==> inputs of build 92 <==
Design battleship, start of the top module:
module battleship(
input wire clk,
input wire rst,  
input wire ARDUINO_A0,    
input wire ARDUINO_A1,    
input wire ARDUINO_A2,    
input wire ARDUINO_A3,    
output reg ARDUINO_IO0,   
output reg ARDUINO_IO1,   
output reg ARDUINO_IO2,   
output reg ARDUINO_IO6,   
output reg ARDUINO_IO7,   
output reg ARDUINO_IO8,   
output reg ARDUINO_IO9,   
output reg ARDUINO_IO10,  
output reg ARDUINO_IO11,  
output reg ARDUINO_A4,  
output reg ARDUINO_A5,  
output reg PMOD1_D0_P,  
output reg PMOD1_D0_N,  
output reg PMOD1_D1_P,  
output reg PMOD1_D1_N,  
output reg PMOD1_D2_P,  
output reg PMOD1_D2_N,  
output reg PMOD2_D0_P,  
output reg PMOD2_D0_N,  
output reg PMOD2_D1_P,  
output reg PMOD2_D2_P,  
output reg PMOD2_D2_N,  
output reg PMOD2_D3_P,  
output reg ARDUINO_IO3,   
output reg ARDUINO_IO4,   
output reg ARDUINO_IO5    
);
reg makeBoards;
reg make2DArray;
reg [7:0] playerOneBoard [0:2][0:2];     
reg [1:0] a;  
  ...
Settings: LEC_CHECK=0, ABC_AREA=1, CAP_MARGIN=20, CELL_PAD_IN_SITES_GLOBAL_PLACEMENT=3, CORE_MARGIN=10, CORE_UTILIZATION=40, GPL_TIMING_DRIVEN=0, MIN_ROUTING_LAYER=met2, PLACE_DENSITY_LB_ADDON=0.14, SLEW_MARGIN=35, TNS_END_PERCENT=35; clock period 4.3 ns.
run.sh (not shown) runs the stock make flow with config.mk's settings and CLKGATE_MAP_FILE=.
==> inputs of trial 50, as changes to build 92 <==
==> flow/config.mk (replaced) <==
export PLATFORM = sky130hd
export DESIGN_NAME = battleship
export DESIGN_NICKNAME = battleship
export VERILOG_FILES = /design/flow/design.v
export SDC_FILE = /design/flow/constraint.sdc
export NUM_CORES = 4
export LEC_CHECK = 0
export ABC_AREA = 1
export CAP_MARGIN = 20
export CORE_MARGIN = 2
export CORE_UTILIZATION = 63
export CTS_CLUSTER_DIAMETER = 200
export CTS_CLUSTER_SIZE = 99
export SLEW_MARGIN = 20
==> flow/constraint.sdc (replaced) <==
create_clock -name core_clock -period 1.76 [get_ports {clk}]
set_input_delay 0.3520 -clock core_clock [delete_from_list [all_inputs] [get_ports {clk}]]
set_output_delay 0.3520 -clock core_clock [all_outputs]
set_load 0.01 [all_outputs]
==> inputs of build 24, as changes to build 92 <==
==> flow/config.mk (replaced) <==
export PLATFORM = sky130hd
export DESIGN_NAME = battleship
export DESIGN_NICKNAME = battleship
export VERILOG_FILES = /design/flow/design.v
export SDC_FILE = /design/flow/constraint.sdc
export NUM_CORES = 4
export LEC_CHECK = 0
export ABC_AREA = 1
export CAP_MARGIN = 20
export CORE_MARGIN = 2
export CORE_UTILIZATION = 55
export CTS_CLUSTER_DIAMETER = 400
export CTS_CLUSTER_SIZE = 99
export SLEW_MARGIN = 20
==> flow/constraint.sdc (replaced) <==
create_clock -name core_clock -period 1.76 [get_ports {clk}]
set_input_delay 0.3520 -clock core_clock [delete_from_list [all_inputs] [get_ports {clk}]]
set_output_delay 0.3520 -clock core_clock [all_outputs]
set_load 0.01 [all_outputs]
==> results <==
Trial 50 never finished: it broke off in global routing. Build 92 failed in global placement without I/O, error FLW-0024. Build 24 completed and failed the layout checks on setup timing.
In synthesized cell count, trial 50 and build 24 do not differ.
Die size: build 24 is larger than trial 50 (about 14%).
Synthesized area is the same in trial 50 and build 92.
==> figures <==
Number of buffers added to fix hold violations after cts: build 24 0; trial 50 0; build 92 -
# rows: build 24 50; trial 50 46; build 92 58
Number of cells upsized or downsized after cts: build 24 224; trial 50 292; build 92 -
Post-CTS repair timing setup buffer count: build 24 61; trial 50 56; build 92 -
Die footprint: build 24 0.0200 mm^2; trial 50 0.0175 mm^2; build 92 0.0328 mm^2
Post-DP HPWL: build 24 22000 um; trial 50 23700 um; build 92 -
Maximum number of buffers from clock root to sink: build 24 2; trial 50 2; build 92 -
Top Ports: build 24 32; trial 50 32; build 92 -
Worst Setup Slack post-DPL: build 24 -1.17 ns; trial 50 -1.17 ns; build 92 -
Die height: build 24 141 um; trial 50 132 um; build 92 181 um
Result of the run: build 24 finished with violations; trial 50 did not finish; build 92 did not finish
Stage where the flow stopped: build 24 -; trial 50 global routing; build 92 global placement without I/O
Reasons for failing layout checks: build 24 setup timing; trial 50 -; build 92 -
Chip width: build 24 141 um; trial 50 132 um; build 92 181 um

========
==> v1 <==
Starting RTL as in the previous note.
Settings: LEC_CHECK=0, ABC_AREA=1, CAP_MARGIN=20, CELL_PAD_IN_SITES_GLOBAL_PLACEMENT=3, CORE_ASPECT_RATIO=0.83, CORE_MARGIN=7, CORE_UTILIZATION=42, GPL_ROUTABILITY_DRIVEN=0, GPL_TIMING_DRIVEN=0, MIN_ROUTING_LAYER=met1, PLACE_DENSITY=0.4, SLEW_MARGIN=35, TNS_END_PERCENT=35; clock period 4.3 ns.
==> v12 (differences from v1) <==
- ABC_AREA: 1 -> unset
- CORE_ASPECT_RATIO: 0.83 -> unset
- CORE_MARGIN: 7 -> 2
- CORE_UTILIZATION: 42 -> 40
- GPL_ROUTABILITY_DRIVEN: 0 -> unset
- MIN_ROUTING_LAYER: met1 -> unset
- PLACE_DENSITY: 0.4 -> unset
- TNS_END_PERCENT: 35 -> unset
==> flow/constraint.sdc (replaced) <==
create_clock -name core_clock -period 5.0 [get_ports {clk}]
set_input_delay 1.0000 -clock core_clock [delete_from_list [all_inputs] [get_ports {clk}]]
set_output_delay 1.0000 -clock core_clock [all_outputs]
set_load 0.01 [all_outputs]
==> results <==
- v12 ran to the end with no violations. v1 did not get past global placement without I/O.
- In v12 the die size is smaller than in v1, by 13%.
- In v12 the synthesized cell count is lower than in v1, by about 23%.
- Between v12 and v1, the lower synthesized area is in v12 (gap 7.1%, measured against v1).

========
==> delta <==
battleship again, from the RTL that the note above started with.
## battleship
module battleship(
input wire clk,
input wire rst,  
input wire ARDUINO_A0,    
input wire ARDUINO_A1,    
input wire ARDUINO_A2,    
input wire ARDUINO_A3,    
output reg ARDUINO_IO0,   
output reg ARDUINO_IO1,   
output reg ARDUINO_IO2,   
output reg ARDUINO_IO6,   
output reg ARDUINO_IO7,   
output reg ARDUINO_IO8,   
output reg ARDUINO_IO9,   
output reg ARDUINO_IO10,  
output reg ARDUINO_IO11,  
output reg ARDUINO_A4,  
output reg ARDUINO_A5,  
output reg PMOD1_D0_P,  
output reg PMOD1_D0_N,  
output reg PMOD1_D1_P,  
output reg PMOD1_D1_N,  
output reg PMOD1_D2_P,  
output reg PMOD1_D2_N,  
output reg PMOD2_D0_P,  
output reg PMOD2_D0_N,  
output reg PMOD2_D1_P,  
output reg PMOD2_D2_P,  
output reg PMOD2_D2_N,  
output reg PMOD2_D3_P,  
output reg ARDUINO_IO3,   
output reg ARDUINO_IO4,   
output reg ARDUINO_IO5    
);
Settings: LEC_CHECK=0, CAP_MARGIN=0, CORE_MARGIN=2, CORE_UTILIZATION=72, CTS_CLUSTER_DIAMETER=370, CTS_CLUSTER_SIZE=36, MAX_ROUTING_LAYER=met4, MIN_ROUTING_LAYER=met1, SETUP_SLACK_MARGIN=1.33, SLEW_MARGIN=20; clock period 4.6 ns.
==> inputs of xenon, as changes to delta <==
ABC_AREA = 1   (was default)
CAP_MARGIN = 20   (was 0)
CTS_CLUSTER_DIAMETER = 63   (was 370)
CTS_CLUSTER_SIZE = 45   (was 36)
PLACE_DENSITY_LB_ADDON = 0.03   (was default)
SETUP_SLACK_MARGIN = default   (was 1.33)
==> flow/constraint.sdc (replaced) <==
create_clock -name core_clock -period 3.11 [get_ports {clk}]
set_input_delay 0.6220 -clock core_clock [delete_from_list [all_inputs] [get_ports {clk}]]
set_output_delay 0.6220 -clock core_clock [all_outputs]
set_load 0.01 [all_outputs]
==> inputs of amber, as changes to delta <==
CAP_MARGIN = 20   (was 0)
CORE_ASPECT_RATIO = 1.96   (was default)
CORE_UTILIZATION = 52   (was 72)
CTS_CLUSTER_DIAMETER = 362   (was 370)
CTS_CLUSTER_SIZE = 100   (was 36)
PLACE_DENSITY_LB_ADDON = 0.03   (was default)
SETUP_SLACK_MARGIN = 1.26   (was 1.33)
==> results <==
- Fmax, highest first: xenon, amber, delta.
- In delta the hold slack is higher than in xenon, by 0.0037 ns.
- First-iteration DRC count: delta > xenon > amber.
- Of amber and xenon, xenon has the higher area after synthesis (gap 7.1%, measured against xenon).
- Between amber and delta, the lower final area is in amber (gap about 1.4%, measured against delta).
